<file path="flow/config.mk">
export PLATFORM = sky130hd
export DESIGN_NAME = main
export DESIGN_NICKNAME = main
export VERILOG_FILES = /design/flow/design.v
export SDC_FILE = /design/flow/constraint.sdc
export NUM_CORES = 4
export LEC_CHECK = 0
export CAP_MARGIN = 20
export CELL_PAD_IN_SITES_DETAIL_PLACEMENT = 2
export CORE_MARGIN = 6
export CORE_UTILIZATION = 40
export CTS_CLUSTER_DIAMETER = 376
export CTS_CLUSTER_SIZE = 87
export GPL_TIMING_DRIVEN = 0
export MAX_ROUTING_LAYER = met4
export MIN_ROUTING_LAYER = met2
export PLACE_DENSITY = 0.93
export SLEW_MARGIN = 20
</file>
<file path="flow/constraint.sdc">
create_clock -name core_clock -period 4.42 [get_ports {clk}]
set_input_delay 0.8840 -clock core_clock [delete_from_list [all_inputs] [get_ports {clk}]]
set_output_delay 0.8840 -clock core_clock [all_outputs]
set_load 0.01 [all_outputs]
</file>
<file path="flow/design.v">
`timescale 1ns / 1ps
module main(
	input clk,
	input rst,
	input echo,
	input canal_serial_receptor,
	output canal_serial_transmisor,
	output servo1,
	output servo2,
	output servo3,
	output servo4,
	output servo5,
	output [7:0] leds,
	output trig,
	output [7:0] seg,
	output [3:0] an
    );	
		wire [8:0] distancia;
		wire [13:0] decimal;
		wire [7:0] ang_servo_1;
		wire [7:0] ang_servo_2;
		wire [7:0] ang_servo_3;
		wire [7:0] ang_servo_4;
		wire [7:0] ang_servo_5;
		assign leds = decimal[7:0];
		servo_pwm servo_pwm1 (
			.pos(ang_servo_1),  
			.clk(clk),
			.rst(rst),
			.servo_pulse(servo1)
		);
		servo_pwm servo_pwm2(
			.pos(ang_servo_2),  
			.clk(clk),
			.rst(rst),
			.servo_pulse(servo2)
		);
		servo_pwm servo_pwm3 (
			.pos(ang_servo_3),  
			.clk(clk),
			.rst(rst),
			.servo_pulse(servo3)
		);
		servo_pwm servo_pwm4 (
			.pos(ang_servo_4),  
			.clk(clk),
			.rst(rst),
			.servo_pulse(servo4)
		);
		servo_pwm servo_pwm5 (
			.pos(ang_servo_5),  
			.clk(clk),
			.rst(rst),
			.servo_pulse(servo5)
		);
		controlador_sensor_distancia controlador_sensor_distancia(
			.echo(echo),
			.clk(clk),
			.rst(rst),
			.distancia(distancia),
			.trig(trig)
		);
		controlador_etapa controlador_etapa(
			.distancia(distancia),
			.clk(clk),
			.rst(rst),
			.canal_serial_receptor(canal_serial_receptor),
			.decimal(decimal),
			.canal_serial_transmisor(canal_serial_transmisor),
			.ang_servo_1(ang_servo_1),
			.ang_servo_2(ang_servo_2),
			.ang_servo_3(ang_servo_3),
			.ang_servo_4(ang_servo_4),
			.ang_servo_5(ang_servo_5)
		);
		SevenSeg SevenSeg(
			.clk(clk),
			.rst(rst),
			.decimal({5'b00000, distancia}),
			.an(an),
			.seg(seg)
			);
endmodule
`timescale 1ns / 1ps
module servo_pwm(
  input [7:0] pos,
  input clk,  
  input rst,
  output reg servo_pulse
    );
  parameter ClkDiv = 195;     
  parameter init = 12'b000010001100;  
  reg [7:0] ClkCount;  
  reg ClkTick;
  reg [12:0] PulseCount;
  reg [11:0] count;
  always @(posedge clk) begin
	if (rst) ClkTick <= 0;
	else ClkTick <= (ClkCount==ClkDiv-2);
  end
  always @(posedge clk) begin
	if (rst) ClkCount <= 0;
	else if(ClkTick) ClkCount <= 0; else ClkCount <= ClkCount + 1;
  end
  always @(posedge clk) begin
	if (rst) PulseCount <= 0;
	else if(ClkTick) begin
		PulseCount <= PulseCount + 1;
		if (PulseCount == 5128) begin  
			PulseCount <= 0;
		end
	end
  end
  always @(*) count = init +  {4'b0000, pos} +  {4'b0000, pos} ;
  always @(posedge clk) begin
	if (rst) servo_pulse <= 0;
	else servo_pulse <= (PulseCount < count);
  end
endmodule
`timescale 1ns / 1ps
module controlador_sensor_distancia(
		input echo,
		input clk,
		input rst,
		output reg trig,
		output reg [18:0] distancia,
		output reg timeout,
		output reg [2:0] state,
		output [13:0] decimal
    );
	 parameter ENVIANDO_PULSO = 0, RECIBIENDO_PULSO = 1, ESPERANDO_PULSO = 2, EN_ESPERA = 3, DELAY= 4;
	 parameter tiempo10us = 500, TIMEOUT = 20000, TIEMPO_DELAY = 20000;
	 reg [35:0] contador_10us;
	 reg [35:0] contador_echo;
	 reg [35:0] contador_en_espera;
	 reg [18:0] distancia_temporal;
	 reg [30:0] contador_timeout;
	 reg [30:0] cont_delay;
	 reg [31:0] distancias_anteriores[4:0];
	 always @(posedge clk) begin : seq
		reg [18:0] distancia_v;
		reg  trig_v;
		distancia_v = distancia;
		trig_v = trig;
		if (rst) begin
			state = ENVIANDO_PULSO;
			contador_10us = 0;
			contador_echo = 0;
			contador_en_espera = 0;
			trig_v = 0;
			contador_timeout = 0;
			timeout = 0;
			distancia_v = 0;
			distancia_temporal = 0;
			cont_delay = 0;
			distancias_anteriores[0] = 0;
			distancias_anteriores[1] = 0;
			distancias_anteriores[2] = 0;
			distancias_anteriores[3] = 0;
			distancias_anteriores[4] = 0;
		end else if (state == ENVIANDO_PULSO) begin
			trig_v = 1;
			contador_10us = contador_10us + 1;
			if (contador_10us >= tiempo10us) begin
				trig_v = 0;
				contador_10us = 0;
				contador_timeout = 0;
				state = ESPERANDO_PULSO;
			end
		end else if (state == ESPERANDO_PULSO) begin
			contador_timeout = contador_timeout + 1;
			if (echo) begin
				state = RECIBIENDO_PULSO;
				contador_echo = 0;
			end else if (contador_timeout >= TIMEOUT) begin
				state = ENVIANDO_PULSO;
			end 
		end else if (state == RECIBIENDO_PULSO) begin
			contador_echo = contador_echo + 1;
			if (!echo) begin
				state = EN_ESPERA;
				contador_en_espera = 0;
			end
		end else if (state == EN_ESPERA) begin
			if(contador_en_espera < contador_echo) begin
				contador_en_espera = contador_en_espera + 2900;  
				distancia_temporal = distancia_temporal + 1;
			end
			else if (distancia_temporal < 35 && distancia_temporal >4) begin
				distancias_anteriores[0] = distancias_anteriores[1];
				distancias_anteriores[1] = distancias_anteriores[2];
				distancias_anteriores[2] = distancias_anteriores[3];
				distancias_anteriores[3] = distancias_anteriores[4];
				distancias_anteriores[4] = distancia_temporal - 1;
				if (distancias_anteriores[0] == distancias_anteriores[1] && 
					distancias_anteriores[1] == distancias_anteriores[2] && 
					distancias_anteriores[2] == distancias_anteriores[3] && 
					distancias_anteriores[3] == distancias_anteriores[4]) begin
					distancia_v = distancias_anteriores[4];
				end		
				distancia_temporal = 0;
				contador_echo = 0;
				contador_en_espera = 0;
				state = DELAY;
			end else begin
				distancia_temporal = 0;
				contador_echo = 0;
				contador_en_espera = 0;
				state = DELAY;
			end
		end
		else if (state == DELAY) begin
			if (cont_delay == TIEMPO_DELAY) begin
				state = ENVIANDO_PULSO;
				cont_delay = 0;
			end else cont_delay = cont_delay + 1;
		end
			distancia <= distancia_v;
		trig <= trig_v;
	end
	assign decimal = distancia;
endmodule
`timescale 1ns / 1ps
module controlador_etapa(
		input [8:0] distancia,  
		input clk,
		input rst,
		input canal_serial_receptor,
		output [13:0] decimal,
		output canal_serial_transmisor,
		output [7:0] ang_servo_1,
		output [7:0] ang_servo_2,
		output [7:0] ang_servo_3,
		output [7:0] ang_servo_4,
		output [7:0] ang_servo_5
    );
	 wire [7:0] recepcion_ang_2, recepcion_ang_3, recepcion_ang_4;
	 wire [8:0] distancia_para_mapear;
	 wire [7:0] distancia_mapeada;
	 assign distancia_para_mapear = (distancia >= 5) ?  distancia - 5: 0;
	 parameter x5cm = 0, z5cm = 110, x0cm = 0, z0cm = 0, y0cm = 0;
	 parameter xpunto = 127;
	 wire [7:0] ypunto;
	 parameter tiempo_espera = 1000;
	 parameter limite_distancia_superior = 14;
	 parameter limite_distancia_inferior = 4;
	 parameter BUSCANDO_SUBIENDO = 0, BUSCANDO_BAJANDO = 1, PESCANDO_OBJETO = 2, LEVANTANDO_OBJETO = 3,DEJANDO_OBJETO = 4, IDLE = 5;
	 reg [7:0] x, y, z;
	 reg [25:0] cont_x, cont_y;
	 reg [7:0] cont_angulo_y;
	 reg [25:0] cont_divider;
	 assign ang_servo_1 = cont_angulo_y;
	 assign ang_servo_2 = recepcion_ang_2;
	 assign ang_servo_3 = recepcion_ang_3;
	 assign ang_servo_4 = recepcion_ang_4;
	 assign ang_servo_5 = 128;
	 assign ypunto = cont_angulo_y > 128 ? 64 : 192;
	 wire tick_transmisor;
	 wire tick_receptor;
	 wire clk_div_transmisor;
	 wire clk_div_receptor;
	 reg [3:0] state;
	 assign decimal = state;
	 receptor_serial receptor_serial(
			.clk(clk),
			.rst(rst),
			.en(tick_receptor),
			.canal_serial(canal_serial_receptor),
			.angulo_servo_2(recepcion_ang_2),
			.angulo_servo_3(recepcion_ang_3),
			.angulo_servo_4(recepcion_ang_4)
		);
	transmisor_serial transmisor_serial(
		 .clk(clk),
		 .rst(rst),
		 .en(tick_transmisor),
		 .x(x),
		 .y(y),
		 .z(z),
		.canal_serial(canal_serial_transmisor)
    );
		clockDivider clockDivider_transmisor(
			.clock(clk),
			.rst(rst),
			.constante(16'd1000),
			.clk(clk_div_transmisor),
			.tick(tick_transmisor)
		);
		clockDivider clockDivider_receptor(
			.clock(clk),
			.rst(rst),
			.constante(16'd50),
			.clk(clk_div_receptor),
			.tick(tick_receptor)
		);
		ROM_mapeo_distancia ROM_mapeo_distancia(
			.distancia(distancia_para_mapear),
			.distancia_mapeada(distancia_mapeada)
		);
	 always @(posedge clk) begin : seq
		reg [7:0] x_v;
		reg [7:0] y_v;
		reg [7:0] z_v;
		reg [7:0] cont_angulo_y_v;
		reg [3:0] state_v;
		x_v = x;
		y_v = y;
		z_v = z;
		cont_angulo_y_v = cont_angulo_y;
		state_v = state;
		if (rst) begin
			x_v = 0;
			y_v = 0;
			z_v = 90;
			state_v = BUSCANDO_SUBIENDO;
			cont_divider = 0;
			cont_angulo_y_v = 0;
			cont_x = 0;
			cont_y = 0;
		end else
		case(state_v)
			BUSCANDO_SUBIENDO: begin
				cont_divider = cont_divider + 1;
				if (distancia <= limite_distancia_superior && distancia >= limite_distancia_inferior) begin
					state_v = PESCANDO_OBJETO;
					x_v = distancia_mapeada;
				end
				else if (cont_divider == tiempo_espera) begin
					cont_divider = 0;
					cont_angulo_y_v = cont_angulo_y_v + 1;
					if (cont_angulo_y_v == 255) state_v = BUSCANDO_BAJANDO;
				end
			end
			BUSCANDO_BAJANDO: begin
				cont_divider = cont_divider + 1;
				if (distancia <= limite_distancia_superior && distancia >= limite_distancia_inferior) begin
					state_v = PESCANDO_OBJETO;
					x_v = distancia_mapeada;
				end
				else if (cont_divider == tiempo_espera) begin
					cont_divider = 0;
					cont_angulo_y_v = cont_angulo_y_v - 1;
					if (cont_angulo_y_v == 0) state_v = BUSCANDO_SUBIENDO;
				end
			end
			PESCANDO_OBJETO: begin
				if (cont_x == tiempo_espera) begin
					cont_x = 0;
					if (x_v == distancia_mapeada) begin
						if (z_v == z0cm) begin
							state_v = LEVANTANDO_OBJETO;
						end else z_v = z_v - 1;
					end else x_v = x_v + 1;
				end else cont_x = cont_x + 1;
			end
			LEVANTANDO_OBJETO: begin
				if (cont_x == tiempo_espera) begin
					cont_x = 0;
					if (z_v == z5cm) begin
						if (x_v == x5cm) begin
							state_v = DEJANDO_OBJETO;
						end else x_v = x_v - 1;
					end else z_v = z_v + 1;
				end else cont_x = cont_x + 1;
			end
			DEJANDO_OBJETO: begin
				if (cont_x == tiempo_espera) begin
					if (x_v == xpunto) begin
						state_v = IDLE;
					end else if (x_v < xpunto) x_v = x_v + 1;
					else x_v = x_v -1;
				end else cont_x = cont_x + 1;
			end
			IDLE: begin
				if (cont_x == tiempo_espera) begin
					cont_x = 0;
					if (z_v == z5cm) begin
						if (x_v == x5cm) begin
							z_v = 90;
							state_v = BUSCANDO_SUBIENDO;
						end else x_v = x_v - 1;
					end else z_v = z_v + 1;
				end else cont_x = cont_x + 1;
			end
		endcase
		x <= x_v;
		y <= y_v;
		z <= z_v;
		cont_angulo_y <= cont_angulo_y_v;
		state <= state_v;
	end
endmodule
`timescale 1ns / 1ps
module receptor_serial(
		input clk,
		input rst,
		input en,
		input canal_serial,
		output reg [7:0] angulo_servo_1,
		output reg [7:0] angulo_servo_2,
		output reg [7:0] angulo_servo_3,
		output reg [7:0] angulo_servo_4,
		output reg [2:0] state
    );
	 reg [5:0] cont_data;
	 reg [6:0] cont_nivelacion;
	 reg [5:0] cont_50;
	 reg [1:0] cont_servo;
	 reg [31:0] data;
	 reg listo;
	 parameter STAND_BY = 3'b000, LEVELING_CLOCK = 3'b011, RECEIVING = 3'b001, HOLA = 3'b010;
	 parameter ciclo = 10;
	 parameter nivelacion = 14;
	 parameter num_datos = 8;
	 always @(posedge clk) begin : seq
		reg [7:0] angulo_servo_1_v;
		reg [7:0] angulo_servo_2_v;
		reg [7:0] angulo_servo_3_v;
		reg [7:0] angulo_servo_4_v;
		angulo_servo_1_v = angulo_servo_1;
		angulo_servo_2_v = angulo_servo_2;
		angulo_servo_3_v = angulo_servo_3;
		angulo_servo_4_v = angulo_servo_4;
	  if (rst) begin
		state = STAND_BY;
		cont_data = 0;
		cont_nivelacion = 1;
		cont_50 =ciclo;
		listo = 0;
		cont_servo =0;
		data = 0;
		angulo_servo_1_v = 0;
		angulo_servo_2_v = 0;
		angulo_servo_3_v = 0;
		angulo_servo_4_v = 0;
	  end else if (en) begin
		 if (listo) begin
			case(cont_servo)
				1: angulo_servo_1_v = data[7:0];
				2: angulo_servo_2_v = data[7:0];
				3: angulo_servo_3_v = data[7:0];
				0: angulo_servo_4_v = data[7:0];
			endcase
		 end
		 case(state)
			STAND_BY: begin
				if (!canal_serial) state = LEVELING_CLOCK;
			end
			LEVELING_CLOCK: begin
				if (cont_nivelacion == nivelacion) begin
					state = RECEIVING;
					cont_nivelacion = 1;
					cont_50 = ciclo;
				end else cont_nivelacion = cont_nivelacion + 1;
			end	
			RECEIVING: begin
				if (cont_50 == ciclo) begin
					cont_50 = 1;
					if (cont_data == num_datos) begin
						cont_servo = cont_servo + 1;
						state = STAND_BY;
						listo = 1;
						cont_data = 0;
					end else if (cont_data < num_datos) begin
						listo = 0;
						data[cont_data] = canal_serial;
						cont_data = cont_data + 1;
					end  
				end else cont_50 = cont_50 + 1;
			end
			HOLA: begin
				state = STAND_BY;
			end
		 endcase
	  end
		angulo_servo_1 <= angulo_servo_1_v;
		angulo_servo_2 <= angulo_servo_2_v;
		angulo_servo_3 <= angulo_servo_3_v;
		angulo_servo_4 <= angulo_servo_4_v;
	end
endmodule
`timescale 1ns / 1ps
module transmisor_serial(
		input clk,
		input rst,
		input en,  
		input [7:0] x,
		input [7:0] y,
		input [7:0] z,
		output reg canal_serial,
		output [13:0] decimal
    );
	 reg [5:0] cont_data;
	 reg [18:0] cont_delay;
	 reg state;
	 wire [29:0] data;
	 assign data = {1'b1,z,1'b0,1'b1,y,1'b0,1'b1,x,1'b0};
	 parameter IDLE = 1'b0, TR = 1'b1;
	 parameter DELAY_IDLE = 30;
	 always @(posedge clk) begin
		if (rst) begin
			state = TR;
			cont_data = 0;
			cont_delay = 0;
			canal_serial = 0;
		end else if (en) begin
		case(state)
			TR: begin
				canal_serial = data[cont_data];
				cont_data = cont_data + 1;
				if (cont_data ==30) begin
					cont_data = 0;
					state = IDLE;
				end
			end
			IDLE: begin
				canal_serial = 1;
				cont_delay = cont_delay + 1;
				if (cont_delay == DELAY_IDLE) begin  
					state = TR;
					cont_delay = 0;
				end
			end
		endcase
		end
	 end
	 assign decimal = cont_data;
endmodule
`timescale 1ns / 1ps
module clockDivider(
    input clock,
    input rst,
	 input [15:0] constante,
    output reg clk,
    output tick
    );
	reg [25:0] count;
	assign tick = (count == constante) && !clk;
	always @(posedge(clock)) begin
		if (rst) begin
			count <= 0;
			clk <= 0;
		end
		else if (count == constante) begin
			count <= 0;
			clk <= ~clk;
		end
		else begin
			count <= count + 1;
		end
	end
endmodule
`timescale 1ns / 1ps
`default_nettype none
module ROM_mapeo_distancia(distancia, distancia_mapeada);
input [8:0] distancia;
output reg [7:0] distancia_mapeada;
always @(*)
begin
	case (distancia)
		9'd0: distancia_mapeada = 0;
		9'd1: distancia_mapeada = 26;
		9'd2: distancia_mapeada = 51;
		9'd3: distancia_mapeada = 77;
		9'd4: distancia_mapeada = 102;
		9'd5: distancia_mapeada = 128;
		9'd6: distancia_mapeada = 153;
		9'd7: distancia_mapeada = 179;
		9'd8: distancia_mapeada = 204;
		9'd9: distancia_mapeada = 230;
		default: distancia_mapeada = 255;
	endcase
end
endmodule
`default_nettype wire
module SevenSeg(
		input clk,
		input rst,
		input [13:0] decimal,
		output [3:0] an,
		output [7:0] seg
    );
	 wire [15:0] bcd_out;
	 bcd decToBCD (
		.decimal(decimal),
		.bcd_out(bcd_out)
	 );
	 seven_seg BCDTo7Seg(
		.clk(clk),
		.rst(rst),
		.bcd_in(bcd_out),
		.seg(seg),
		.an(an)
	 );
endmodule
module bcd(
  decimal,
  bcd_out
);
  input 	 [13:0] decimal;
  output reg [15:0] bcd_out;
  reg [29:0] memreg;
  integer index;
  always @ (decimal) begin
    memreg [29:14] = 0;
    memreg [13:0] = decimal;
    for(index=0; index < 14; index = index+1)
      begin
        if(memreg[29:26] > 4) begin
          memreg[29:26] = memreg[29:26] + 3;
        end
        if(memreg[25:22] > 4) begin
          memreg[25:22] = memreg[25:22] + 3;
        end
        if(memreg[21:18] > 4) begin
          memreg[21:18] = memreg[21:18] + 3;
        end
        if(memreg[17:14] > 4) begin
          memreg[17:14] = memreg[17:14] + 3;
        end
        memreg = memreg << 1;
      end
    bcd_out = memreg[29:14];
  end
endmodule
module seven_seg(
	  clk,
	  rst,
	  bcd_in,
	  seg,
	  an
	);
  input 	[15:0]	bcd_in;
  input clk;
  input rst;
  output reg [7:0] seg;
  output [3:0] an;
	reg [15:0] disp_ctr;
	reg [6:0] sseg;
	reg [3:0] an_temp;
  	always @ (posedge(clk))
	begin
	  if (rst) begin
		disp_ctr = 0;
		an_temp = 4'b1111;
		sseg = 0;
		seg = 8'b11111111;
	  end else begin
		disp_ctr = disp_ctr + 1;
		if (disp_ctr >= 49999) begin
			an_temp = 4'b1110;
			sseg = bcd_in[3:0];
		end else if (disp_ctr <= 12499) begin
			an_temp = 4'b1101;
			sseg = bcd_in[7:4];
		end else if (disp_ctr <= 24999) begin
			an_temp = 4'b1011;
			sseg = bcd_in[11:8];
		end else if (disp_ctr <= 37499) begin
			an_temp = 4'b0111;
			sseg = bcd_in[15:12];
		end
		begin
		case(sseg)
			0:		seg = 8'b11000000;
			1:		seg = 8'b11111001;
			2:		seg = 8'b10100100;
			3:		seg = 8'b10110000;
			4:		seg = 8'b10011001;
			5:		seg = 8'b10010010;
			6:		seg = 8'b10000010;
			7:		seg = 8'b11111000;
			8:		seg = 8'b10000000;
			9:		seg = 8'b10011000;
			default:	seg = 8'b11111111;
		  endcase
		end
	  end
	end
	assign an = an_temp;
endmodule
</file>
<file path="flow/run.sh">
#!/bin/bash
# the make line also repeats each setting of config.mk as NAME=value (left out here)
make -C /OpenROAD-flow-scripts/flow DESIGN_CONFIG=/design/flow/config.mk WORK_HOME=/design/flow/orfs CLKGATE_MAP_FILE= finish
</file>
==> results of run 1 <==
[stage by stage]
stage | power, uW | TNS, ns | utilization [%]
2_1_floorplan | 6340 | -1.03 | -
3_3_place_gp | 6500 | -104.79 | 42.6
3_5_place_dp | 6660 | -237.72 | 42.7
==> run_results.csv, run 1 <==
group,metric,value,unit
synthesis,syn_area,37300,um^2
run_status,first-error,"[ERROR DPL-0033] detailed placement checks failed during check placement.",
synthesis,top_cell_area_share,34.8,%
synthesis,synth-main-ff-cell,"dfxtp_1",
run_status,stop_stage,"clock tree synthesis",
floorplan,coreArea,92100,um^2
synthesis,ys.flops,648,
synthesis,common_cells,"nor2_1 (690), dfxtp_1 (648), nand2_1 (365), a21oi_1 (234), xnor2_1 (234)",
placement,hpwlAfterDp,214000,um
synthesis,netlist_top_cells_area,"dfxtp_1 (35%), nor2_1 (6.9%), ha_1 (6.1%), xnor2_1 (5.5%), xor2_1 (4.4%)",
synthesis,yosys_area,37300,um^2
floorplan,die_area,101000,um^2
run_status,status,"stopped before the end",
synthesis,synthSimpleGateAreaFrac,27.4,%
synthesis,synthCells,4647,
synthesis,synth-xor-area-share,9.88,%
floorplan,initial_core_util,40.5,%
floorplan,boundaryPins,31,
synthesis,syn_area_per_cell,8.03,um^2
synthesis,yosys-stat-cells,4647,
floorplan,fp.dieH,317,um
placement,place.gp.congestion,0.998,
synthesis,top_area_cell,"dfxtp_1",
synthesis,ys_warn_count,11,
synthesis,synthAoiAreaFrac,14.1,%
synthesis,edf_count,0,
synthesis,ys_sh_mux,3.67,%
floorplan,num_rows,111,
placement,pre_cts_slack,-2.76,ns
synthesis,top_cell,"nor2_1",
synthesis,synth_cell_types,111,
floorplan,die_x,317,um
synthesis,logic_family,"simple AND/OR/NAND/NOR gates",
synthesis,async_flop_share,0,%
placement,dpl_cell_area,39300,um^2
synthesis,adder_share,6.10,%
placement,portBuffers,24,
synthesis,synth_seq_share,34.8,%
placement,dp.cells,5918,
==> inputs of run 2 (changes only) <==
Settings changed: CELL_PAD_IN_SITES_DETAIL_PLACEMENT 2 to not set, CELL_PAD_IN_SITES_GLOBAL_PLACEMENT set to 2, CORE_ASPECT_RATIO set to 0.55, CORE_MARGIN 6 to 3, CORE_UTILIZATION 40 to 52, CTS_CLUSTER_DIAMETER 376 to not set, CTS_CLUSTER_SIZE 87 to not set, GPL_TIMING_DRIVEN 0 to not set, HOLD_SLACK_MARGIN set to -0.01, MAX_ROUTING_LAYER met4 to not set, MIN_ROUTING_LAYER met2 to not set, PLACE_DENSITY 0.93 to not set, TNS_END_PERCENT set to 75.
Clock period 4.42 ns to 10.0 ns, I/O delays scaled along.
==> run 2 against run 1 <==
The run now finishes clean; die area fell by 25%; synthesized cell count did not move; area after synthesis did not move.
==> run_results.csv, run 2 <==
group,metric,value,unit
run_status,status,"timing/DRC/antenna clean",
synthesis,synth-xor-area-share,9.88,%
clocking,cts_tree,"done",
synthesis,yosys_area,37300,um^2
synthesis,ys.flops,648,
route,wirelength,85600,um
clocking,cts_resized,0,
synthesis,yosys-stat-cells,4647,
floorplan,coreArea,70600,um^2
route,wl_per_cell,15.4,um
timing,finalMaxSlewViolations,0,
pwr,pg_comb,169,uW
synthesis,logic_family,"simple AND/OR/NAND/NOR gates",
synthesis,syn_area_per_cell,8.03,um^2
route,first_iter_violations,2324,
clocking,clock_sinks,648,
floorplan,initial_core_util,52.8,%
critical_path,crit_type,"flip-flop to flip-flop",
timing,worst_slack,2.79,ns
synthesis,synth-main-ff-cell,"dfxtp_1",
placement,portBuffers,24,
final_layout,synthToLayoutAreaGrowth,8.15,%
critical_path,path_delay_family,"AND-OR/OR-AND gates",
timing,rsz0062_at_grt,"no",
critical_path,cp_num_buf_inv,4,
synthesis,top_area_cell,"dfxtp_1",
critical_path,crit_arrival,7.70,ns
synthesis,synthAoiAreaFrac,14.1,%
critical_path,worstPathMaxFanout,13,
floorplan,boundaryPins,31,
timing,fin_setup_tns,0,ns
synthesis,common_cells,"nor2_1 (690), dfxtp_1 (648), nand2_1 (365), a21oi_1 (234), xnor2_1 (234)",
timing,max_freq,139,MHz
pwr,seqPwrFrac,48.4,%
critical_path,worst_setup_path_start_kind,"flip-flop",
pwr,sequentialPower,2630,uW
pwr,p_int,4190,uW
hold_path,hp-start,"SevenSeg.BCDTo7Seg.sseg[4]",
floorplan,die_x,367,um
critical_path,crit_slowest_cell,"xnor2_1",
critical_path,critical_path_cell_count,26,
synthesis,async_flop_share,0,%
pwr,switching_share,22.7,%
floorplan,fp.dieH,205,um
clocking,cts_max_path_buffers,3,
pwr,power_leader,"sequential cells",
global_routing,grt_start_max_net_pins,115,
global_routing,grt_use_total,22.5,%
route,viasPerCell,5.65,
placement,place.gp.congestion,0.856,
hold_path,whs_path_depth,1,
critical_path,worstSetupStartpoint,"controlador_sensor_distancia.distancia[6]",
clocking,cts_hold_buf,0,
pwr,p_sw,1230,uW
synthesis,top_cell_area_share,34.8,%
critical_path,r2r-end,"SevenSeg.BCDTo7Seg.seg[0]",
clocking,htree_levels,3,
run,tool_warnings,91,
critical_path,worstReg2RegStart,"controlador_sensor_distancia.distancia[6]",
synthesis,synthCells,4647,
timing,clock-skew-final,0.0205,ns
route,drc,0,
route,ant_nets,0,
pwr,p_per_area,134,nW/um^2
hold_path,timing.hold.worst.class,"flip-flop to flip-flop",
pwr,p_clk,2630,uW
synthesis,syn_area,37300,um^2
clocking,clkTransAtPathRegs,0.06,ns
timing,finalSetupViolCount,0,
timing,finalClockPeriodUsage,72.1,%
clocking,cts_setup_buffers,0,
run,drv_cap,0,
synthesis,ys_warn_count,11,
synthesis,synthSimpleGateAreaFrac,27.4,%
synthesis,top_cell,"nor2_1",
global_routing,grt_pass1_wl,144000,um
global_routing,grt_pass1_vias,27422,
clocking,clkLatencyLatePin,0.64,ns
critical_path,r2r.worst_path.cells,26,
critical_path,required,10.49,ns
floorplan,num_rows,72,
placement,hpwlAfterDp,59300,um
synthesis,synth_seq_share,34.8,%
timing,worst_pin_slew,1.12,ns
floorplan,die_area,75200,um^2
timing,hold_viol,0,
synthesis,synth_cell_types,111,
critical_path,cp-endpoint,"SevenSeg.BCDTo7Seg.seg[0]",
route,routed-via-count,31386,
final_layout,nets,4732,
hold_path,hold_end,"SevenSeg.BCDTo7Seg.sseg[4]",
pwr,peakVddDrop,0.000122,V
clocking,cts-root-buf,"clkbuf_16",
pwr,clkPwrFrac,48.5,%
synthesis,netlist_top_cells_area,"dfxtp_1 (35%), nor2_1 (6.9%), ha_1 (6.1%), xnor2_1 (5.5%), xor2_1 (4.4%)",
timing,fin_crit,7.21,ns
synthesis,adder_share,6.10,%
pwr,p_leak,0.0154,uW
critical_path,cpPeakStageDelay,0.88,ns
critical_path,rrSetupSlack,2.79,ns
global_routing,grt-ovfl-total,0,
synthesis,ys_sh_mux,3.67,%
pwr,pwr-share-comb,3.1,%
route,drtPass1Iterations,7,
critical_path,crit_path_end_kind,"flip-flop",
global_routing,antenna_found_initial,3,
timing,relSlewSlack,24.8,%
clocking,cts_made_buffers,66,
synthesis,edf_count,0,
route,diodes,0,
placement,pre_cts_slack,2.93,ns
-- run 2: routing by layer --
metal | vias to the layer above | GRT usage (%) | share of wire, %
met2 | 669 | 27.9 | 35
li1 | 16195 | - | -
met3 | 84 | 3.37 | 5.1
met4 | 2 | 4.75 | 1.4
met1 | 14436 | 38.6 | 58
met5 | - | 0 | 0.0093
-- run 2: metrics by stage --
stage	total power, uW	cells	utilization [%]	hold slack (ns)	cell area (um^2)
after CTS	5510	5559	57.1	0.456	40400
after floorplan	2800	4651	-	0.421	37300
after global placement	2860	5440	53.9	0.436	38100
final	5430	5559	57.1	0.453	40400
after detailed placement	2860	5440	53.9	0.441	38100
after global routing	5630	5559	57.1	0.466	40400
-- run 2: cell type report --
class | instances | area (um^2)
multi-input combinational | 3619 | 22900
timing repair buffer | 44 | 408
sequential | 648 | 13000
clock buffer | 94 | 1980
fill | 6637 | 30300
inverter | 167 | 627
tap | 962 | 1200
clock inverter | 25 | 292
==> inputs of run 3 (changes only) <==
Settings changed: ABC_AREA set to 1, CELL_PAD_IN_SITES_GLOBAL_PLACEMENT 2 to not set, CORE_ASPECT_RATIO 0.55 to not set, CORE_MARGIN 3 to 2, CORE_UTILIZATION 52 to 72, CTS_CLUSTER_DIAMETER set to 222, HOLD_SLACK_MARGIN -0.01 to 0.29, MAX_ROUTING_LAYER set to met4, PLACE_DENSITY set to 0.36, SETUP_SLACK_MARGIN set to 0.49, TNS_END_PERCENT 75 to not set.
Clock period 10.0 ns to 4.2 ns, I/O delays scaled along.
==> run 3 against run 2 <==
The layout now fails its checks (negative setup slack); cell count is 7.4% higher; register-to-register slack got worse by 3.0 ns; combinational power up 44%; sequential cell count unchanged; core utilization up 23 points; worst setup slack got worse by 3.0 ns; clock skew fell by 0.0071 ns; clock power increased by 140%; sequential power rose by 140%; design area increased by 1.8%; largest cell class unchanged; highest routed layer is now met4; area after synthesis decreased by 0.53%.
==> run_results.csv, run 3 <==
group,metric,value,unit
pwr,seqPwrFrac,48.7,%
clocking,cts_max_path_buffers,3,
critical_path,required,4.68,ns
timing,worst_slack,-0.174,ns
synthesis,synth-main-ff-cell,"dfxtp_1",
timing,fin_crit,4.37,ns
critical_path,worstSetupStartpoint,"controlador_sensor_distancia.distancia[6]",
synthesis,netlist_top_cells_area,"dfxtp_1 (35%), nand2_1 (7.9%), inv_1 (7.1%), nor2_1 (6.4%), ha_1 (6.1%)",
critical_path,rrSetupSlack,-0.17,ns
route,drc,0,
timing,fin_setup_tns,-0.276,ns
placement,pre_cts_slack,0.0387,ns
floorplan,die_x,231,um
critical_path,cp_num_buf_inv,9,
global_routing,grt-ovfl-total,0,
critical_path,critical_path_cell_count,36,
synthesis,syn_area_per_cell,7.15,um^2
critical_path,crit_arrival,4.86,ns
route,routed-via-count,33765,
clocking,clkLatencyLatePin,0.60,ns
pwr,peakVddDrop,0.000338,V
synthesis,top_cell_area_share,34.9,%
clocking,cts-root-buf,"clkbuf_16",
pwr,power_leader,"clock",
global_routing,grt_pass1_vias,31237,
synthesis,adder_share,6.13,%
global_routing,grt_start_max_net_pins,85,
floorplan,die_area,53400,um^2
route,drtPass1Iterations,6,
clocking,cts_tree,"done",
run,tool_warnings,87,
clocking,cts_made_buffers,69,
final_layout,fillers,3752,
clocking,clkTransAtPathRegs,0.06,ns
hold_path,hold_end,"servo_pwm1.ClkTick",
pwr,clkPwrFrac,49.4,%
synthesis,yosys_area,37100,um^2
floorplan,boundaryPins,31,
run_status,status,"failed layout checks",
synthesis,synth_seq_share,34.9,%
placement,portBuffers,24,
timing,finalSetupViolCount,3,
clocking,htree_levels,3,
critical_path,path_delay_family,"simple AND/OR/NAND/NOR gates",
synthesis,async_flop_share,0,%
final_layout,synthToLayoutAreaGrowth,10.6,%
synthesis,top_cell,"nand2_1",
placement,hpwlAfterDp,55200,um
pwr,sequentialPower,6200,uW
synthesis,ys_warn_count,11,
pwr,pwr-share-comb,1.9,%
synthesis,synthSimpleGateAreaFrac,28.7,%
synthesis,synth_cell_types,76,
hold_path,whs_path_depth,1,
placement,place.gp.congestion,0.912,
critical_path,crit_type,"flip-flop to flip-flop",
pwr,p_int,10000,uW
final_layout,nets,5425,
global_routing,grt_use_total,30.9,%
synthesis,ys.flops,648,
run,drv_cap,0,
timing,max_freq,229,MHz
timing,rsz0062_at_grt,"yes",
final_layout,instances_no_fill,5969,
pwr,p_leak,0.0163,uW
pwr,p_clk,6300,uW
synthesis,yosys-stat-cells,5190,
route,diodes,0,
critical_path,r2r-end,"SevenSeg.BCDTo7Seg.seg[3]",
timing,finalMaxSlewViolations,0,
synthesis,logic_family,"simple AND/OR/NAND/NOR gates",
run_status,check-failures,"negative setup slack",
critical_path,worstReg2RegStart,"controlador_sensor_distancia.distancia[6]",
floorplan,initial_core_util,72.7,%
final_layout,final_util,80.4,%
timing,worst_pin_slew,0.998,ns
critical_path,r2r.worst_path.cells,36,
floorplan,num_rows,83,
critical_path,cpPeakStageDelay,0.34,ns
pwr,p_per_area,310,nW/um^2
synthesis,top_area_cell,"dfxtp_1",
critical_path,worst_setup_path_start_kind,"flip-flop",
pwr,switching_share,21.4,%
critical_path,cp-endpoint,"SevenSeg.BCDTo7Seg.seg[3]",
synthesis,synthAoiAreaFrac,13.9,%
synthesis,ys_sh_mux,0,%
synthesis,synthCells,5190,
placement,dp.cells,5801,
floorplan,fp.dieH,231,um
hold_path,timing.hold.worst.class,"flip-flop to flip-flop",
pwr,pg_comb,244,uW
timing,relSlewSlack,32.9,%
hold_path,hp-start,"servo_pwm1.ClkCount[3]",
critical_path,crit_slowest_cell,"dfxtp_2",
floorplan,coreArea,51100,um^2
route,wirelength,82900,um
route,first_iter_violations,2223,
synthesis,common_cells,"nand2_1 (786), inv_1 (703), dfxtp_1 (648), nor2_1 (632), a21oi_1 (366)",
clocking,clock_sinks,648,
route,wl_per_cell,13.9,um
timing,clock-skew-final,0.0133,ns
route,ant_nets,0,
synthesis,syn_area,37100,um^2
timing,hold_viol,0,
critical_path,worstPathMaxFanout,5,
pwr,p_sw,2720,uW
route,viasPerCell,5.66,
synthesis,synth-xor-area-share,7.43,%
critical_path,crit_path_end_kind,"flip-flop",
global_routing,grt_pass1_wl,139000,um
timing,finalClockPeriodUsage,104,%
synthesis,edf_count,0,
global_routing,antenna_found_initial,0,
[run 3: layer usage]
metal | GRT usage, % | share of wire (%) | wire [um]
met3 | 4.06 | 4.3 | 3580
met5 | - | 0 | 0
met2 | 51.4 | 47 | 39100
met4 | 8.35 | 2.4 | 1970
met1 | 39.6 | 46 | 38300
[run 3: per-stage QoR]
| step | area [um^2] | hold WS [ns] | total power, uW |
|---|---|---|---|
| final | 41100 | 0.434 | 12700 |
| after CTS | 40800 | 0.430 | 12800 |
| after global placement | 38000 | 0.409 | 6570 |
| after floorplan | 37200 | 0.398 | 6500 |
| after global routing | 41100 | 0.435 | 13100 |
| after detailed placement | 38000 | 0.413 | 6580 |
[run 3: layout make-up]
cell class	instances	area, um^2	share of cell area [%]
inverters	736	2780	6.77
well taps	680	851	2.07
repair buffers	95	817	1.99
multi-input cells	3689	21300	51.8
flip-flops and latches	648	13000	31.6
clock inverters	28	329	0.801
clock buffers	93	2030	4.95
[run 3: what timing repair did]
| action | 4_1_cts | 5_1_grt |
|---|---|---|
| pin swaps | 37 | 28 |
| hold buffers | 0 | 0 |
| endpoints found under the setup margin | 8 | 40 |
| setup buffers | 30 | 17 |
| gates cloned | 0 | 0 |
| resized | 64 | 29 |
==> inputs of run 4 (changes only) <==
Settings changed: ABC_AREA 1 to not set, CELL_PAD_IN_SITES_DETAIL_PLACEMENT set to 2, CORE_MARGIN 2 to 6, CORE_UTILIZATION 72 to 40, CTS_CLUSTER_DIAMETER 222 to not set, HOLD_SLACK_MARGIN 0.29 to not set, MIN_ROUTING_LAYER set to met1, PLACE_DENSITY 0.36 to 0.93, SETUP_SLACK_MARGIN 0.49 to not set.
Clock period 4.2 ns to 10.0 ns, I/O delays scaled along.
==> run 4 against run 3 <==
Area after synthesis rose by 0.54%; die area rose by 89%; synthesized cell count fell by 10%; the flow now stops in global routing.
==> run_results.csv, run 4 <==
group,metric,value,unit
synthesis,synth-xor-area-share,9.88,%
placement,place.gp.congestion,0.883,
synthesis,syn_area,37300,um^2
synthesis,synthCells,4647,
floorplan,die_x,317,um
synthesis,ys_sh_mux,3.67,%
run_status,stop_stage,"global routing",
synthesis,netlist_top_cells_area,"dfxtp_1 (35%), nor2_1 (6.9%), ha_1 (6.1%), xnor2_1 (5.5%), xor2_1 (4.4%)",
synthesis,synth_cell_types,111,
clocking,clock_sinks,648,
clocking,cts_max_path_buffers,3,
synthesis,synth-main-ff-cell,"dfxtp_1",
global_routing,grt-ovfl-total,3867,
synthesis,synth_seq_share,34.8,%
synthesis,syn_area_per_cell,8.03,um^2
floorplan,boundaryPins,31,
clocking,cts_made_buffers,75,
synthesis,adder_share,6.10,%
floorplan,coreArea,92100,um^2
synthesis,yosys-stat-cells,4647,
synthesis,common_cells,"nor2_1 (690), dfxtp_1 (648), nand2_1 (365), a21oi_1 (234), xnor2_1 (234)",
synthesis,async_flop_share,0,%
floorplan,initial_core_util,40.5,%
placement,dpl_cell_area,38400,um^2
run_status,first-error,"[ERROR GRT-0116] Global routing finished with congestion. Check the congestion regions in the DRC Viewer.",
placement,portBuffers,24,
synthesis,ys.flops,648,
floorplan,fp.dieH,317,um
run_status,status,"stopped before the end",
floorplan,num_rows,111,
clocking,cts_resized,1,
synthesis,synthAoiAreaFrac,14.1,%
synthesis,synthSimpleGateAreaFrac,27.4,%
clocking,cts-root-buf,"clkbuf_16",
synthesis,edf_count,0,
synthesis,logic_family,"simple AND/OR/NAND/NOR gates",
synthesis,ys_warn_count,11,
floorplan,die_area,101000,um^2
synthesis,yosys_area,37300,um^2
global_routing,grt_use_total,78.2,%
synthesis,top_area_cell,"dfxtp_1",
synthesis,top_cell_area_share,34.8,%
synthesis,top_cell,"nor2_1",
placement,hpwlAfterDp,199000,um
clocking,cts_setup_buffers,0,
clocking,cts_hold_buf,0,
clocking,htree_levels,3,
-- run 4: layer usage --
layer,overflow,global-route usage [%]
met4,789,75.1
met2,2463,96.5
met5,-,-
met1,340,74.0
met3,275,62.8
-- run 4: through the flow --
stage	hold WS, ns	power (uW)	cells	setup WS (ns)	util [%]
after floorplan	0.421	2800	4651	4.68	-
after global placement	0.434	2840	5718	3.16	41.7
after detailed placement	0.456	2930	5718	0.664	41.7
after CTS	0.498	6020	5853	0.210	44.6
==> inputs of run 5 (changes only) <==
Settings changed: CELL_PAD_IN_SITES_DETAIL_PLACEMENT 2 to not set, CORE_ASPECT_RATIO set to 0.55, CORE_MARGIN 6 to 2, HOLD_SLACK_MARGIN set to 0.26, MAX_ROUTING_LAYER met4 to not set, MIN_ROUTING_LAYER met1 to not set, PLACE_DENSITY 0.93 to not set.
==> run 5 against run 4 <==
Now clean on timing, DRC and antenna; area after synthesis unchanged; die area decreased by 4.9%; synthesized cell count unchanged.
==> run_results.csv, run 5 <==
group,metric,value,unit
pwr,pwr-share-comb,3.0,%
pwr,p_clk,2790,uW
synthesis,top_cell_area_share,34.8,%
timing,relSlewSlack,30.4,%
clocking,cts_max_path_buffers,3,
placement,hpwlAfterDp,59500,um
clocking,cts-root-buf,"clkbuf_16",
synthesis,synth_cell_types,111,
timing,clock-skew-final,0.0406,ns
route,drtPass1Iterations,6,
global_routing,grt_pass1_wl,146000,um
global_routing,antenna_found_initial,4,
timing,finalSetupViolCount,0,
floorplan,boundaryPins,31,
critical_path,r2r-end,"SevenSeg.BCDTo7Seg.seg[0]",
critical_path,crit_arrival,7.64,ns
pwr,peakVddDrop,0.000107,V
hold_path,timing.hold.worst.class,"flip-flop to flip-flop",
clocking,clock_sinks,648,
synthesis,synthCells,4647,
global_routing,busiest_layer,"met1",
route,wl_per_cell,14.8,um
synthesis,ys_warn_count,11,
global_routing,grt_start_max_net_pins,114,
global_routing,grt_pass1_vias,27577,
synthesis,logic_family,"simple AND/OR/NAND/NOR gates",
synthesis,synth-main-ff-cell,"dfxtp_1",
synthesis,synth-xor-area-share,9.88,%
final_layout,nets,4737,
hold_path,hold_end,"controlador_etapa.receptor_serial.state[0]",
global_routing,grt_use_total,17.8,%
critical_path,worstPathMaxFanout,13,
synthesis,ys.flops,648,
synthesis,adder_share,6.10,%
synthesis,common_cells,"nor2_1 (690), dfxtp_1 (648), nand2_1 (365), a21oi_1 (234), xnor2_1 (234)",
floorplan,die_x,416,um
global_routing,grt_util_met2,21.9,%
placement,place.gp.congestion,0.858,
synthesis,synthSimpleGateAreaFrac,27.4,%
route,drc,0,
timing,finalMaxSlewViolations,0,
pwr,p_leak,0.0155,uW
clocking,clkTransAtPathRegs,0.06,ns
timing,hold_viol,0,
floorplan,num_rows,83,
hold_path,whs_path_depth,1,
global_routing,grt-ovfl-total,0,
critical_path,cp-endpoint,"SevenSeg.BCDTo7Seg.seg[0]",
clocking,cts_tree,"done",
timing,fin_crit,7.15,ns
critical_path,crit_slowest_cell,"a22oi_1",
synthesis,top_area_cell,"dfxtp_1",
synthesis,synth_seq_share,34.8,%
critical_path,worstReg2RegStart,"controlador_sensor_distancia.distancia[6]",
pwr,p_per_area,136,nW/um^2
route,wirelength,86300,um
clocking,clkLatencyLatePin,0.66,ns
clocking,cts_setup_buffers,0,
synthesis,syn_area_per_cell,8.03,um^2
pwr,finalPower,5580,uW
critical_path,crit_type,"flip-flop to flip-flop",
pwr,pg_comb,168,uW
timing,fin_setup_tns,0,ns
synthesis,async_flop_share,0,%
route,viasPerCell,5.38,
synthesis,edf_count,0,
pwr,switching_share,22.4,%
critical_path,worst_setup_path_start_kind,"flip-flop",
clocking,cts_resized,0,
synthesis,synthAoiAreaFrac,14.1,%
critical_path,path_delay_family,"AND-OR/OR-AND gates",
run_status,status,"timing/DRC/antenna clean",
route,first_iter_violations,2504,
global_routing,grtUsageMet1,30.2,%
timing,max_freq,140,MHz
pwr,seqPwrFrac,47.1,%
pwr,sequentialPower,2630,uW
pwr,p_sw,1250,uW
floorplan,fp.dieH,231,um
synthesis,syn_area,37300,um^2
route,routed-via-count,31374,
floorplan,initial_core_util,40.2,%
final_layout,synthToLayoutAreaGrowth,9.63,%
run,drv_cap,0,
run,tool_warnings,86,
critical_path,cp_num_buf_inv,4,
critical_path,cpPeakStageDelay,0.85,ns
global_routing,use_met3,2.98,%
pwr,p_int,4330,uW
clocking,cts_hold_buf,0,
hold_path,hp-start,"controlador_etapa.receptor_serial.state[0]",
critical_path,required,10.49,ns
critical_path,critical_path_cell_count,26,
timing,rsz0062_at_grt,"no",
pwr,clkPwrFrac,49.9,%
final_layout,instances_no_fill,5836,
synthesis,netlist_top_cells_area,"dfxtp_1 (35%), nor2_1 (6.9%), ha_1 (6.1%), xnor2_1 (5.5%), xor2_1 (4.4%)",
route,ant_nets,0,
critical_path,worstSetupStartpoint,"controlador_sensor_distancia.distancia[6]",
synthesis,yosys-stat-cells,4647,
clocking,cts_made_buffers,67,
critical_path,crit_path_end_kind,"flip-flop",
synthesis,ys_sh_mux,3.67,%
critical_path,rrSetupSlack,2.85,ns
pwr,power_leader,"clock",
placement,dp.cells,5712,
clocking,htree_levels,3,
floorplan,coreArea,92800,um^2
placement,portBuffers,24,
critical_path,r2r.worst_path.cells,26,
floorplan,die_area,95900,um^2
synthesis,top_cell,"nor2_1",
synthesis,yosys_area,37300,um^2
timing,worst_pin_slew,1.04,ns
timing,finalClockPeriodUsage,71.5,%
==> run 5: metrics by stage <==
step	setup WS, ns	cell area [um^2]	hold WS (ns)	util (%)
detailed placement	2.97	38400	0.438	41.4
global placement	2.91	38400	0.436	41.4
global route	2.27	40900	0.476	44.1
floorplan	4.68	37300	0.421	-
CTS	2.95	40900	0.455	44.0
finish	2.85	40900	0.449	44.1
==> run 5: area by class of cell <==
class	instances	area, um^2
multi-input cells	3619	22900
repair buffers	48	465
diodes	2	5.00
clock buffers	97	1990
clock inverters	23	433
fillers	9197	51900
inverters	167	627
flip-flops and latches	648	13000
well taps	1232	1540
==> run 5: layer usage <==
metal | vias up | routed length, um
li1 | 16194 | -
met3 | 95 | 4950
met4 | 0 | 1320
met1 | 14411 | 49400
met5 | - | 0
met2 | 674 | 30600
==> inputs of run 6 (changes only) <==
Settings changed: CELL_PAD_IN_SITES_DETAIL_PLACEMENT set to 0, CORE_ASPECT_RATIO 0.55 to not set, CORE_UTILIZATION 40 to 32, CTS_CLUSTER_SIZE set to 73, HOLD_SLACK_MARGIN 0.26 to not set, MAX_ROUTING_LAYER set to met4, MIN_ROUTING_LAYER set to met2, PLACE_DENSITY_LB_ADDON set to 0.04, SETUP_SLACK_MARGIN set to 0.66, SLEW_MARGIN 20 to 10, TNS_END_PERCENT set to 85.
Clock period 10.0 ns to 9.35 ns, I/O delays scaled along.
==> run 6 against run 5 <==
Fmax is 6.6% higher; worst setup slack got worse by 0.21 ns; area after synthesis did not move; register-to-register slack lost 0.21 ns; highest routed layer unchanged; via count is 40% higher; sequential share of layout area shrank 0.60 points.
==> run_results.csv, run 6 <==
group,metric,value,unit
run_status,status,"timing/DRC/antenna clean",
synthesis,ys_sh_mux,3.67,%
clocking,cts_made_buffers,85,
clocking,cts-root-buf,"clkbuf_16",
synthesis,yosys-stat-cells,4647,
route,wirelength,93600,um
route,drc,0,
clocking,cts_max_path_buffers,3,
global_routing,grt_pass1_wl,155000,um
synthesis,adder_share,6.10,%
critical_path,worstSetupStartpoint,"controlador_sensor_distancia.distancia[6]",
final_layout,fillers,12035,
synthesis,syn_area_per_cell,8.03,um^2
timing,fin_crit,6.70,ns
critical_path,path_delay_family,"AND-OR/OR-AND gates",
synthesis,synth-main-ff-cell,"dfxtp_1",
final_layout,synthToLayoutAreaGrowth,11.7,%
pwr,p_per_area,153,nW/um^2
pwr,p_sw,1530,uW
synthesis,synth_cell_types,111,
hold_path,hold_end,"controlador_etapa.receptor_serial.state[0]",
clocking,cts_setup_buffers,0,
synthesis,netlist_top_cells_area,"dfxtp_1 (35%), nor2_1 (6.9%), ha_1 (6.1%), xnor2_1 (5.5%), xor2_1 (4.4%)",
route,first_iter_violations,4194,
hold_path,whs_path_depth,1,
timing,relSlewSlack,28.5,%
clocking,clkLatencyLatePin,0.66,ns
global_routing,antenna_found_initial,0,
run,drv_cap,0,
pwr,power_leader,"clock",
critical_path,r2r.worst_path.cells,26,
route,ant_nets,0,
critical_path,critical_path_cell_count,26,
synthesis,synth-xor-area-share,9.88,%
critical_path,crit_type,"flip-flop to flip-flop",
final_layout,instances_no_fill,6158,
route,viasPerCell,7.13,
timing,worst_pin_slew,1.07,ns
timing,holdWs,0.451,ns
synthesis,common_cells,"nor2_1 (690), dfxtp_1 (648), nand2_1 (365), a21oi_1 (234), xnor2_1 (234)",
placement,pre_cts_slack,2.80,ns
clocking,cts_hold_buf,0,
critical_path,cp_num_buf_inv,4,
route,wl_per_cell,15.2,um
global_routing,grt_use_total,24.1,%
timing,finalSetupViolCount,0,
critical_path,crit_path_end_kind,"flip-flop",
clocking,htree_levels,3,
synthesis,synthSimpleGateAreaFrac,27.4,%
critical_path,r2r-end,"SevenSeg.BCDTo7Seg.seg[0]",
critical_path,rrSetupSlack,2.65,ns
hold_path,hp-start,"controlador_etapa.receptor_serial.state[0]",
pwr,p_clk,3380,uW
floorplan,initial_core_util,32.2,%
pwr,finalPower,6380,uW
pwr,pg_comb,193,uW
floorplan,die_area,119000,um^2
floorplan,coreArea,116000,um^2
placement,place.gp.congestion,0.806,
floorplan,boundaryPins,31,
pwr,seqPwrFrac,44.0,%
synthesis,syn_area,37300,um^2
critical_path,worstPathMaxFanout,13,
clocking,clock_sinks,648,
run,tool_warnings,83,
pwr,pwr-share-comb,3.0,%
synthesis,synth_seq_share,34.8,%
critical_path,worstReg2RegStart,"controlador_sensor_distancia.distancia[6]",
synthesis,synthAoiAreaFrac,14.1,%
pwr,p_leak,0.0158,uW
critical_path,cpPeakStageDelay,0.83,ns
pwr,sequentialPower,2810,uW
critical_path,required,9.86,ns
route,routed-via-count,43916,
timing,rsz0062_at_grt,"no",
clocking,clkTransAtPathRegs,0.06,ns
synthesis,top_area_cell,"dfxtp_1",
hold_path,timing.hold.worst.class,"flip-flop to flip-flop",
pwr,p_int,4850,uW
floorplan,fp.dieH,346,um
critical_path,crit_slowest_cell,"a22oi_1",
route,drtPass1Iterations,9,
floorplan,num_rows,125,
global_routing,grt-ovfl-total,0,
timing,fin_setup_tns,0,ns
pwr,switching_share,24.0,%
clocking,cts_tree,"done",
clocking,cts_resized,0,
timing,max_freq,149,MHz
critical_path,worst_setup_path_start_kind,"flip-flop",
timing,worst_slack,2.65,ns
synthesis,top_cell_area_share,34.8,%
timing,hold_viol,0,
synthesis,edf_count,0,
placement,hpwlAfterDp,60500,um
placement,dp.cells,6005,
timing,finalClockPeriodUsage,71.7,%
synthesis,top_cell,"nor2_1",
pwr,clkPwrFrac,52.9,%
global_routing,grt_pass1_vias,46930,
final_layout,nets,4757,
placement,portBuffers,24,
synthesis,async_flop_share,0,%
route,diodes,0,
global_routing,grt_start_max_net_pins,97,
timing,clock-skew-final,0.0214,ns
synthesis,ys.flops,648,
floorplan,die_x,346,um
synthesis,ys_warn_count,11,
timing,finalMaxSlewViolations,0,
synthesis,synthCells,4647,
critical_path,crit_arrival,7.22,ns
pwr,peakVddDrop,0.000124,V
synthesis,logic_family,"simple AND/OR/NAND/NOR gates",
critical_path,cp-endpoint,"SevenSeg.BCDTo7Seg.seg[0]",
synthesis,yosys_area,37300,um^2
run 6: per-stage QoR:
step	area, um^2	util, %
3_5_place_dp	38800	33.5
3_3_place_gp	38800	33.5
4_1_cts	41600	35.9
5_1_grt	41700	36.0
6_report	41700	36.0
2_1_floorplan	37300	-
run 6: area by class of cell:
type,instances,area (um^2),area share (%)
multi-input combinational,3619,22900,54.8
sequential,648,13000,31.1
clock buffer,119,2440,5.84
tap,1524,1910,4.57
inverter,167,627,1.50
timing repair buffer,50,505,1.21
clock inverter,31,382,0.915
run 6: per-layer routing:
| metal | vias to the layer above | global-route usage, % | part of all wire, % |
|---|---|---|---|
| met2 | 11197 | 26.4 | 53 |
| met1 | 16087 | - | 0 |
| met5 | - | - | 0 |
| li1 | 16084 | - | - |
| met3 | 548 | 33.4 | 43 |
| met4 | 0 | 3.66 | 4.5 |
==> inputs of run 7 (changes only) <==
Settings changed: ABC_AREA set to 1, CELL_PAD_IN_SITES_DETAIL_PLACEMENT 0 to not set, CORE_UTILIZATION 32 to 72, CTS_CLUSTER_DIAMETER set to 222, CTS_CLUSTER_SIZE 73 to not set, GPL_ROUTABILITY_DRIVEN set to 0, MIN_ROUTING_LAYER met2 to not set, PLACE_DENSITY_LB_ADDON 0.04 to 0.06, SETUP_SLACK_MARGIN 0.66 to 0.45, SLEW_MARGIN 10 to 20, TNS_END_PERCENT 85 to not set.
Clock period 9.35 ns to 4.2 ns, I/O delays scaled along.
==> run 7 against run 6 <==
Now fails the layout checks on negative setup slack; via count decreased by 21%; wire length decreased by 5.2%; worst setup slack got worse by 2.8 ns; power increased by 100%; critical path depth increased by 10; hold slack got worse by 0.024 ns; area after synthesis decreased by 0.53%; design area decreased by 0.72%; clock skew increased by 0.025 ns; fmax increased by 52%; largest power group unchanged; highest routed layer unchanged.
==> run_results.csv, run 7 <==
group,metric,value,unit
run_status,status,"failed layout checks",
run_status,check-failures,"negative setup slack",
pwr,p_leak,0.0164,uW
synthesis,edf_count,0,
clocking,cts_made_buffers,70,
critical_path,required,4.71,ns
critical_path,crit_top_cell,"nand2_4",
pwr,seqPwrFrac,47.8,%
final_layout,final_util,81.0,%
critical_path,r2r.worst_path.cells,36,
timing,worst_slack,-0.202,ns
pwr,sequentialPower,6200,uW
placement,hpwlAfterDp,54900,um
critical_path,crit_arrival,4.92,ns
pwr,p_per_area,313,nW/um^2
synthesis,ys_warn_count,11,
clocking,cts_max_path_buffers,3,
pwr,p_sw,2770,uW
final_layout,nets,5440,
timing,hold_viol,0,
route,ant_nets,0,
final_layout,final_area,41400,um^2
global_routing,grt_use_total,32.0,%
synthesis,syn_area_per_cell,7.15,um^2
critical_path,crit_type,"flip-flop to flip-flop",
critical_path,cp_num_buf_inv,5,
clocking,clock_sinks,648,
pwr,peakVddDrop,0.000315,V
placement,portBuffers,24,
timing,finalMaxSlewViolations,0,
synthesis,synth_cell_types,76,
synthesis,synthAoiAreaFrac,13.9,%
pwr,p_clk,6510,uW
synthesis,common_cells,"nand2_1 (786), inv_1 (703), dfxtp_1 (648), nor2_1 (632), a21oi_1 (366)",
critical_path,worstReg2RegStart,"controlador_sensor_distancia.distancia[6]",
timing,relSlewSlack,23.7,%
timing,holdWs,0.427,ns
timing,worst_pin_slew,1.14,ns
floorplan,coreArea,51100,um^2
timing,finalSetupViolCount,8,
synthesis,synth_seq_share,34.9,%
synthesis,yosys-stat-cells,5190,
timing,fin_setup_tns,-1.11,ns
synthesis,ys_sh_mux,0,%
global_routing,antenna_found_initial,0,
synthesis,top_area_cell,"dfxtp_1",
critical_path,crit_path_end_kind,"flip-flop",
synthesis,synth-xor-area-share,7.43,%
route,diodes,0,
critical_path,critical_path_cell_count,36,
hold_path,hold_end,"servo_pwm1.ClkTick",
timing,clock-skew-final,0.0462,ns
route,wirelength,88700,um
synthesis,netlist_top_cells_area,"dfxtp_1 (35%), nand2_1 (7.9%), inv_1 (7.1%), nor2_1 (6.4%), ha_1 (6.1%)",
synthesis,yosys_area,37100,um^2
clocking,cts_hold_buf,0,
floorplan,fp.dieH,231,um
critical_path,r2r-end,"SevenSeg.BCDTo7Seg.seg[3]",
global_routing,grt_start_max_net_pins,104,
pwr,switching_share,21.3,%
route,drc,0,
timing,finalClockPeriodUsage,105,%
placement,dpl_cell_area,37900,um^2
critical_path,rrSetupSlack,-0.20,ns
clocking,cts_tree,"done",
floorplan,num_rows,83,
timing,rsz0062_at_grt,"yes",
global_routing,grt_pass1_vias,32014,
synthesis,top_cell,"nand2_1",
synthesis,top_cell_area_share,34.9,%
floorplan,initial_core_util,72.7,%
pwr,finalPower,13000,uW
synthesis,async_flop_share,0,%
critical_path,cpPeakStageDelay,0.33,ns
pwr,p_int,10200,uW
synthesis,logic_family,"simple AND/OR/NAND/NOR gates",
final_layout,area.sequential,13000,um^2
pwr,pg_comb,251,uW
synthesis,adder_share,6.13,%
global_routing,grt-ovfl-total,0,
synthesis,synthCells,5190,
pwr,power_leader,"clock",
route,wl_per_cell,14.8,um
run,tool_warnings,87,
critical_path,crit_slowest_cell,"dfxtp_2",
route,viasPerCell,5.82,
critical_path,worst_setup_path_start_kind,"flip-flop",
timing,fin_crit,4.40,ns
clocking,htree_levels,3,
critical_path,worstSetupStartpoint,"controlador_sensor_distancia.distancia[6]",
route,drtPass1Iterations,9,
floorplan,boundaryPins,31,
pwr,clkPwrFrac,50.2,%
clocking,clkLatencyLatePin,0.63,ns
synthesis,syn_area,37100,um^2
final_layout,logic_area,21400,um^2
route,routed-via-count,34842,
clocking,cts-root-buf,"clkbuf_16",
final_layout,synthToLayoutAreaGrowth,11.5,%
route,first_iter_violations,2803,
critical_path,cp-endpoint,"SevenSeg.BCDTo7Seg.seg[3]",
timing,max_freq,227,MHz
hold_path,hp-start,"servo_pwm1.ClkCount[3]",
hold_path,timing.hold.worst.class,"flip-flop to flip-flop",
critical_path,worstPathMaxFanout,5,
hold_path,whs_path_depth,1,
final_layout,fillers,3558,
floorplan,die_area,53400,um^2
synthesis,synth-main-ff-cell,"dfxtp_1",
global_routing,grt_pass1_wl,144000,um
critical_path,path_delay_family,"simple AND/OR/NAND/NOR gates",
clocking,clkTransAtPathRegs,0.07,ns
synthesis,synthSimpleGateAreaFrac,28.7,%
pwr,pwr-share-comb,1.9,%
floorplan,die_x,231,um
run,drv_cap,0,
synthesis,ys.flops,648,
-- run 7: what timing repair did --
item	4_1_cts	5_1_grt
pin swaps	37	48
setup buffers	39	27
resized	62	73
endpoints found under the setup margin	8	42
-- run 7: per-stage QoR --
step,std cells,setup slack [ns]
after detailed placement,5796,0.00227
final,5987,-0.202
after global placement,5796,0.207
after global routing,5987,-0.363
after CTS,5960,0.446
after floorplan,5194,0.453
-- run 7: layout make-up --
type,count,share of cell area [%]
clock buffers,99,4.94
clock inverters,26,0.901
inverters,736,6.74
multi-input cells,3689,51.7
flip-flops and latches,648,31.3
well taps,680,2.05
repair buffers,109,2.32
-- run 7: layer usage --
layer  vias up  GRT usage [%]  part of all wire, %
li1      17388              -                    -
met1     15985           40.1                   43
met2      1143           53.2                   47
met3       326           4.33                  5.4
met4         0           11.1                  3.9
met5         -              -                    0
==> inputs of run 8 (changes only) <==
Settings changed: ABC_AREA 1 to not set, CORE_UTILIZATION 72 to 40, CTS_CLUSTER_DIAMETER 222 to not set, GPL_ROUTABILITY_DRIVEN 0 to not set, MAX_ROUTING_LAYER met4 to not set, PLACE_DENSITY_LB_ADDON 0.06 to not set, SETUP_SLACK_MARGIN 0.45 to 1.71.
Clock period 4.2 ns to 7.49 ns, I/O delays scaled along.
==> run 8 against run 7 <==
The run now finishes clean; non-clock buffer count fell by 48; worst setup slack improved by 2.1 ns; core utilization fell by 36 points; critical path type unchanged.
==> run_results.csv, run 8 <==
group,metric,value,unit
synthesis,common_cells,"nor2_1 (690), dfxtp_1 (648), nand2_1 (365), a21oi_1 (234), xnor2_1 (234)",
critical_path,cp-endpoint,"SevenSeg.BCDTo7Seg.seg[0]",
synthesis,synth_cell_types,111,
placement,hpwlAfterDp,53600,um
synthesis,synth-main-ff-cell,"dfxtp_1",
hold_path,hp-start,"SevenSeg.BCDTo7Seg.sseg[5]",
hold_path,timing.hold.worst.class,"flip-flop to flip-flop",
synthesis,synthCells,4647,
global_routing,antenna_found_initial,0,
critical_path,r2r.worst_path.cells,26,
pwr,p_per_area,186,nW/um^2
critical_path,required,7.98,ns
global_routing,grt_start_max_net_pins,131,
pwr,p_clk,4010,uW
critical_path,worstPathMaxFanout,13,
placement,dp.cells,5733,
run,tool_warnings,86,
synthesis,edf_count,0,
clocking,cts_max_path_buffers,3,
route,ant_nets,0,
route,routed-via-count,31295,
critical_path,rrSetupSlack,1.95,ns
timing,finalClockPeriodUsage,74.0,%
critical_path,cpPeakStageDelay,0.39,ns
pwr,pg_comb,221,uW
synthesis,async_flop_share,0,%
critical_path,crit_path_end_kind,"flip-flop",
timing,worst_slack,1.95,ns
critical_path,cp_num_buf_inv,5,
synthesis,syn_area,37300,um^2
pwr,pwr-share-comb,2.9,%
pwr,seqPwrFrac,45.3,%
floorplan,boundaryPins,31,
synthesis,top_area_cell,"dfxtp_1",
pwr,peakVddDrop,0.000183,V
hold_path,whs_path_depth,1,
pwr,p_leak,0.0158,uW
final_layout,final_util,44.7,%
timing,relSlewSlack,34.7,%
timing,finalMaxSlewViolations,0,
route,wl_per_cell,13.6,um
critical_path,worstReg2RegStart,"controlador_sensor_distancia.distancia[6]",
placement,portBuffers,24,
synthesis,syn_area_per_cell,8.03,um^2
synthesis,ys_warn_count,11,
synthesis,ys.flops,648,
route,drc,0,
synthesis,synth_seq_share,34.8,%
clocking,cts_tree,"done",
route,viasPerCell,5.31,
floorplan,initial_core_util,40.2,%
clocking,cts-root-buf,"clkbuf_16",
synthesis,yosys-stat-cells,4647,
synthesis,yosys_area,37300,um^2
timing,fin_setup_tns,0,ns
timing,rsz0062_at_grt,"yes",
placement,place.gp.congestion,0.822,
synthesis,adder_share,6.10,%
floorplan,die_x,309,um
route,first_iter_violations,1714,
critical_path,crit_type,"flip-flop to flip-flop",
synthesis,synthSimpleGateAreaFrac,27.4,%
timing,hold_viol,0,
global_routing,grt_pass1_wl,139000,um
route,wirelength,80300,um
synthesis,netlist_top_cells_area,"dfxtp_1 (35%), nor2_1 (6.9%), ha_1 (6.1%), xnor2_1 (5.5%), xor2_1 (4.4%)",
pwr,p_int,5960,uW
floorplan,num_rows,112,
synthesis,synth-xor-area-share,9.88,%
clocking,clock_sinks,648,
clocking,cts_made_buffers,80,
timing,worst_pin_slew,0.978,ns
clocking,htree_levels,3,
critical_path,worstSetupStartpoint,"controlador_sensor_distancia.distancia[6]",
floorplan,die_area,95800,um^2
placement,pre_cts_slack,0.786,ns
run_status,status,"timing/DRC/antenna clean",
floorplan,coreArea,92900,um^2
synthesis,logic_family,"simple AND/OR/NAND/NOR gates",
critical_path,worst_setup_path_start_kind,"flip-flop",
timing,clock-skew-final,0.0240,ns
synthesis,ys_sh_mux,3.67,%
global_routing,grt-ovfl-total,0,
pwr,switching_share,23.1,%
critical_path,path_delay_family,"AND-OR/OR-AND gates",
critical_path,crit_top_cell,"inv_1",
timing,finalSetupViolCount,0,
timing,max_freq,180,MHz
final_layout,synthToLayoutAreaGrowth,11.3,%
floorplan,fp.dieH,309,um
route,drtPass1Iterations,5,
critical_path,crit_slowest_cell,"a2111oi_2",
global_routing,grt_use_total,16.6,%
final_layout,instances_no_fill,5896,
critical_path,r2r-end,"SevenSeg.BCDTo7Seg.seg[0]",
final_layout,final_area,41500,um^2
final_layout,nets,4763,
global_routing,grt_pass1_vias,29017,
critical_path,critical_path_cell_count,26,
synthesis,synthAoiAreaFrac,14.1,%
run,drv_cap,0,
critical_path,crit_arrival,6.04,ns
pwr,clkPwrFrac,51.8,%
synthesis,top_cell_area_share,34.8,%
pwr,power_leader,"clock",
clocking,clkTransAtPathRegs,0.06,ns
timing,fin_crit,5.54,ns
synthesis,top_cell,"nor2_1",
hold_path,hold_end,"SevenSeg.BCDTo7Seg.sseg[5]",
route,diodes,0,
placement,dpl_cell_area,38500,um^2
clocking,clkLatencyLatePin,0.65,ns
pwr,p_sw,1790,uW
pwr,sequentialPower,3510,uW
## run 8: final cells by class
type | instances | area [um^2]
clock inverters | 34 | 434
inverters | 167 | 627
well taps | 1254 | 1570
multi-input cells | 3619 | 23000
flip-flops and latches | 648 | 13000
clock buffers | 113 | 2350
repair buffers | 61 | 543
fillers | 9157 | 51400
## run 8: what timing repair did
item                                    4_1_cts  5_1_grt
gates cloned                                  0        1
gates resized                                14       25
buffers inserted                              5       10
endpoints found under the setup margin       10        8
pin swaps                                     3        7
hold buffers                                  0        0
## run 8: per-layer routing
layer | wire [um] | part of all wire [%] | GRT usage, % | vias to the layer above
met3 | 2720 | 3.4 | 2.51 | 111
met2 | 35200 | 44 | 26.7 | 389
met4 | 1590 | 2.0 | 4.36 | 0
met5 | 0 | 0 | 0 | -
li1 | - | - | - | 16269
met1 | 40800 | 51 | 23.2 | 14526
## run 8: metrics by stage
step | power (uW) | hold WS, ns
2_1_floorplan | 3740 | 0.421
3_3_place_gp | 3810 | 0.436
3_5_place_dp | 3810 | 0.437
4_1_cts | 7890 | 0.455
5_1_grt | 8040 | 0.470
6_report | 7740 | 0.450
No activity file was given, so power comes from the tool's default toggle rates.
